Setup of run a:
// top
module top(
    input clk, rst,
    input [3:0] key_in,
    output [6:0] seg,
    output [7:0] sel,
    output reg [2:0] led, sel_led,
    output buz
);
clock: 4.56 ns
lec_check: 0
abc_area: 1
cap_margin: 20
core_aspect_ratio: 0.7
core_margin: 2
core_utilization: 72
cts_cluster_diameter: 397
cts_cluster_size: 99
slew_margin: 20
run.sh (not shown) runs the stock make flow with config.mk's settings and CLKGATE_MAP_FILE=.
No crash in run a: every stage finished, but the layout fails its final checks due to setup timing.
#### Input delta (run b over run a)
--- a/flow/config.mk
+++ b/flow/config.mk
@@ -6,10 +6,6 @@
 export NUM_CORES = 4
 export LEC_CHECK = 0
-export ABC_AREA = 1
 export CAP_MARGIN = 20
-export CORE_ASPECT_RATIO = 0.7
 export CORE_MARGIN = 2
 export CORE_UTILIZATION = 72
-export CTS_CLUSTER_DIAMETER = 397
-export CTS_CLUSTER_SIZE = 99
 export SLEW_MARGIN = 20
==> flow/constraint.sdc <==
create_clock -name core_clock -period 7.99 [get_ports {clk}]
set_input_delay 1.5980 -clock core_clock [delete_from_list [all_inputs] [get_ports {clk}]]
set_output_delay 1.5980 -clock core_clock [all_outputs]
set_load 0.01 [all_outputs]
Results
- In terms of number of multi-input combinational cells, run b and run a differ only marginally.
- Comparing run a and run b, the lower power density of the placed cells was measured on run b.
- The run showing the smaller area added between synthesis and finish is run b.
- Utilization: run b < run a
- Run b vs run a on first-iteration detailed-routing DRC count: run b is the lower one.
- Run b: no failed stages, no open violations at the end
- The standard cells in run b occupy less silicon area than those in run a do.
- In the flow results for run a and run b, the routed wire length is smaller on run b.
- The top metal layer carrying routed signals comes out met4 in one run and met5 in the other, namely in run b and run a respectively.
- Compared with run a, run b is more frugal on power.

========
top again, from the RTL that the note above started with.
make LEC_CHECK=0 CAP_MARGIN=5 CELL_PAD_IN_SITES_DETAIL_PLACEMENT=2 CELL_PAD_IN_SITES_GLOBAL_PLACEMENT=3 CORE_MARGIN=2 CORE_UTILIZATION=40 GPL_ROUTABILITY_DRIVEN=0 PLACE_DENSITY=0.8 SETUP_SLACK_MARGIN=2.18 SLEW_MARGIN=25 finish   # period 10.0 ns
Then changed:
CAP_MARGIN = 20   (was 5)
CELL_PAD_IN_SITES_DETAIL_PLACEMENT = default   (was 2)
CELL_PAD_IN_SITES_GLOBAL_PLACEMENT = default   (was 3)
CORE_UTILIZATION = 56   (was 40)
GPL_ROUTABILITY_DRIVEN = default   (was 0)
PLACE_DENSITY = default   (was 0.8)
SETUP_SLACK_MARGIN = default   (was 2.18)
SLEW_MARGIN = 20   (was 25)
clock period = 8.76 ns   (was 10.0 ns; I/O delays follow)
What happened: Global-route usage came out higher by 1.1 points. Critical path depth goes down by 3. Worst hold slack improves by 5.6 ps. Final cell count came out lower by 7.1%.
Then changed:
CORE_UTILIZATION = 68   (was 56)
clock period = 6.75 ns   (was 8.76 ns; I/O delays follow)
Result:
- sequential power went up by a quarter to a third
- wire length went up by a few percent
- cell area went up slightly
- non-clock buffer count went up by 7
- worst setup slack loses 980 ps
- cell count went down by a few percent
- count of clock-buffer cells in the layout went up by 2
Then changed:
CORE_UTILIZATION = 72   (was 68)
CTS_CLUSTER_SIZE = 24   (was default)
clock period = 4.81 ns   (was 6.75 ns; I/O delays follow)
The changed run finished but fails on setup timing; non-clock buffer count increases by 142; power increases by 40%; wire length increases by 40%; flip-flop count does not change; cell area increases by 11%; hold slack improved by 54 ps; die size decreases by 5.4%.

========
top again, from the RTL that the note above started with.
make LEC_CHECK=0 CAP_MARGIN=30 CELL_PAD_IN_SITES_DETAIL_PLACEMENT=2 CELL_PAD_IN_SITES_GLOBAL_PLACEMENT=3 CORE_MARGIN=2 CORE_UTILIZATION=17 GPL_ROUTABILITY_DRIVEN=0 HOLD_SLACK_MARGIN=-0.04 MIN_ROUTING_LAYER=met2 PLACE_DENSITY=0.8 SETUP_SLACK_MARGIN=0.86 SLEW_MARGIN=20 TNS_END_PERCENT=15 finish   # period 10.0 ns
The first run went through all stages and came out clean.
==> next run, changes <==
==> flow/config.mk (replaced) <==
export PLATFORM = sky130hd
export DESIGN_NAME = top
export DESIGN_NICKNAME = top
export VERILOG_FILES = /design/flow/design.v
export SDC_FILE = /design/flow/constraint.sdc
export NUM_CORES = 4
export LEC_CHECK = 0
export CAP_MARGIN = 5
export CELL_PAD_IN_SITES_GLOBAL_PLACEMENT = 3
export CORE_MARGIN = 2
export CORE_UTILIZATION = 40
export GPL_ROUTABILITY_DRIVEN = 0
export PLACE_DENSITY = 0.8
export SLEW_MARGIN = 20
Result: Cell area goes down by 5.3%; die area falls by 57%; count of clock-buffer cells in the layout falls by 1; power is lower by 1.6%; first-iteration DRC count fell by about 50%; worst setup slack gets better by 0.057 ns; hold slack degrades by 0.0088 ns; global-route usage rose by 4.3 points; core utilization increases by 25 points; clock power drops by about 2%; flip-flop count stays the same.
==> next run, changes <==
==> flow/config.mk (replaced) <==
export PLATFORM = sky130hd
export DESIGN_NAME = top
export DESIGN_NICKNAME = top
export VERILOG_FILES = /design/flow/design.v
export SDC_FILE = /design/flow/constraint.sdc
export NUM_CORES = 4
export LEC_CHECK = 0
export ABC_AREA = 1
export CAP_MARGIN = 20
export CORE_MARGIN = 2
export CORE_UTILIZATION = 40
export CTS_CLUSTER_DIAMETER = 342
export CTS_CLUSTER_SIZE = 99
export HOLD_SLACK_MARGIN = -0.05
export SETUP_SLACK_MARGIN = 2.01
export SLEW_MARGIN = 20
export TNS_END_PERCENT = 20
Via count rose slightly.
Worst setup slack gains 1.2 ns.
Utilization rose by 1.0 points.
==> next run, changes <==
==> flow/config.mk (replaced) <==
export PLATFORM = sky130hd
export DESIGN_NAME = top
export DESIGN_NICKNAME = top
export VERILOG_FILES = /design/flow/design.v
export SDC_FILE = /design/flow/constraint.sdc
export NUM_CORES = 4
export LEC_CHECK = 0
export CAP_MARGIN = 20
export CORE_MARGIN = 2
export CORE_UTILIZATION = 40
export SLEW_MARGIN = 20
==> flow/constraint.sdc (replaced) <==
create_clock -name core_clock -period 7.99 [get_ports {clk}]
set_input_delay 1.5980 -clock core_clock [delete_from_list [all_inputs] [get_ports {clk}]]
set_output_delay 1.5980 -clock core_clock [all_outputs]
set_load 0.01 [all_outputs]
The new run finished with timing, DRC and antenna clean.
Hold slack improved by 0.018 ns.
Total power came out higher by 20%.
Cell area hardly moves.
Via count came out lower by about 1.5%.
Worst setup slack got worse by 2.7 ns.
Area after synthesis came out higher by 1.9%.
Cell count came out lower by 9.0%.
==> next run, changes <==
--- a/flow/config.mk
+++ b/flow/config.mk
@@ -9,3 +9,3 @@
 export CORE_MARGIN = 2
-export CORE_UTILIZATION = 40
+export CORE_UTILIZATION = 66
 export SLEW_MARGIN = 20
==> flow/constraint.sdc (replaced) <==
create_clock -name core_clock -period 4.52 [get_ports {clk}]
set_input_delay 0.9040 -clock core_clock [delete_from_list [all_inputs] [get_ports {clk}]]
set_output_delay 0.9040 -clock core_clock [all_outputs]
set_load 0.01 [all_outputs]
Result: The new run finished with negative setup slack left. Cell count grows by 1.4%. Die area shrinks by 39%. Utilization grows by 39 points. Count of clock-buffer cells in the layout grows by 1. Register-to-register slack loses 3.6 ns. Non-clock buffer count grows by 160. Cell area grows by 13%. Synthesized cell count is unchanged. Total power grows by 81%. Combinational power grows by 87%. Area after synthesis stays the same.
==> next run, changes <==
--- a/flow/config.mk
+++ b/flow/config.mk
@@ -9,3 +9,3 @@
 export CORE_MARGIN = 2
-export CORE_UTILIZATION = 66
+export CORE_UTILIZATION = 16
 export SLEW_MARGIN = 20
==> flow/constraint.sdc (replaced) <==
create_clock -name core_clock -period 14.9 [get_ports {clk}]
set_input_delay 2.9800 -clock core_clock [delete_from_list [all_inputs] [get_ports {clk}]]
set_output_delay 2.9800 -clock core_clock [all_outputs]
set_load 0.01 [all_outputs]
With this change the flow ran to the end with no violations; power drops by about 70%; core utilization drops by 65 points; worst hold slack gains 0.091 ns; routed wire length drops by about 7%; setup slack gains 6.9 ns.

========
top again, from the RTL that the note above started with.
clock: 10.0 ns
lec_check: 0
cap_margin: 20
cell_pad_in_sites_detail_placement: 1
core_margin: 2
core_utilization: 59
cts_cluster_diameter: 342
cts_cluster_size: 99
hold_slack_margin: 0.29
setup_slack_margin: -0.99
slew_margin: 20
Next try:
CELL_PAD_IN_SITES_DETAIL_PLACEMENT = unset   (was 1)
CORE_ASPECT_RATIO = 0.5   (was unset)
CORE_UTILIZATION = 58   (was 59)
HOLD_SLACK_MARGIN = -0.05   (was 0.29)
TNS_END_PERCENT = 20   (was unset)
The changed run finished with timing, DRC and antenna clean.
Register-to-register slack improves by 0.12 ns.
Critical path depth grows by 2.
Final area climbs slightly.
Sequential power is about the same.
Die size went up by a few percent.
Maximum frequency drops slightly.
Routed wire length goes down by about a fifth.
Worst setup slack gets worse by 0.092 ns.
Via count falls by a few percent.
Sequential share of layout area fell by 0.14 points.
Next try:
CELL_PAD_IN_SITES_DETAIL_PLACEMENT = 1   (was unset)
CORE_ASPECT_RATIO = unset   (was 0.5)
CORE_UTILIZATION = 59   (was 58)
HOLD_SLACK_MARGIN = 0.29   (was -0.05)
After rerunning: Count of clock-buffer cells in the layout is lower by 1. Power goes down by 2.0%. Non-clock buffer count does not change. Utilization is about the same. Global-route usage rises by 5.5 points. Synthesized area stays the same. Sequential cell count does not change. Final cell count goes down by about 0.5%. Final area drops by 0.38%. Worst setup slack improved by 0.092 ns.
Next try:
ABC_AREA = 1   (was unset)
CELL_PAD_IN_SITES_DETAIL_PLACEMENT = unset   (was 1)
CORE_UTILIZATION = 72   (was 59)
CTS_CLUSTER_DIAMETER = unset   (was 342)
HOLD_SLACK_MARGIN = unset   (was 0.29)
SETUP_SLACK_MARGIN = unset   (was -0.99)
TNS_END_PERCENT = unset   (was 20)
clock period = 4.56 ns   (was 10.0 ns; I/O delays follow)
- Now the flow produced a layout that fails on setup timing
- worst setup slack degrades by 2.9 ns
- die area came out lower by about a fifth
- wire length came out higher by roughly a tenth
- hold slack improved by 0.012 ns
- critical path depth is higher by 15
- clock power climbs to 2.5 times its value
- cell count increases by about a fifth
- global-route usage came out higher by 6.6 points
Power figures rest on the tool's default switching activity, not on a simulated workload.
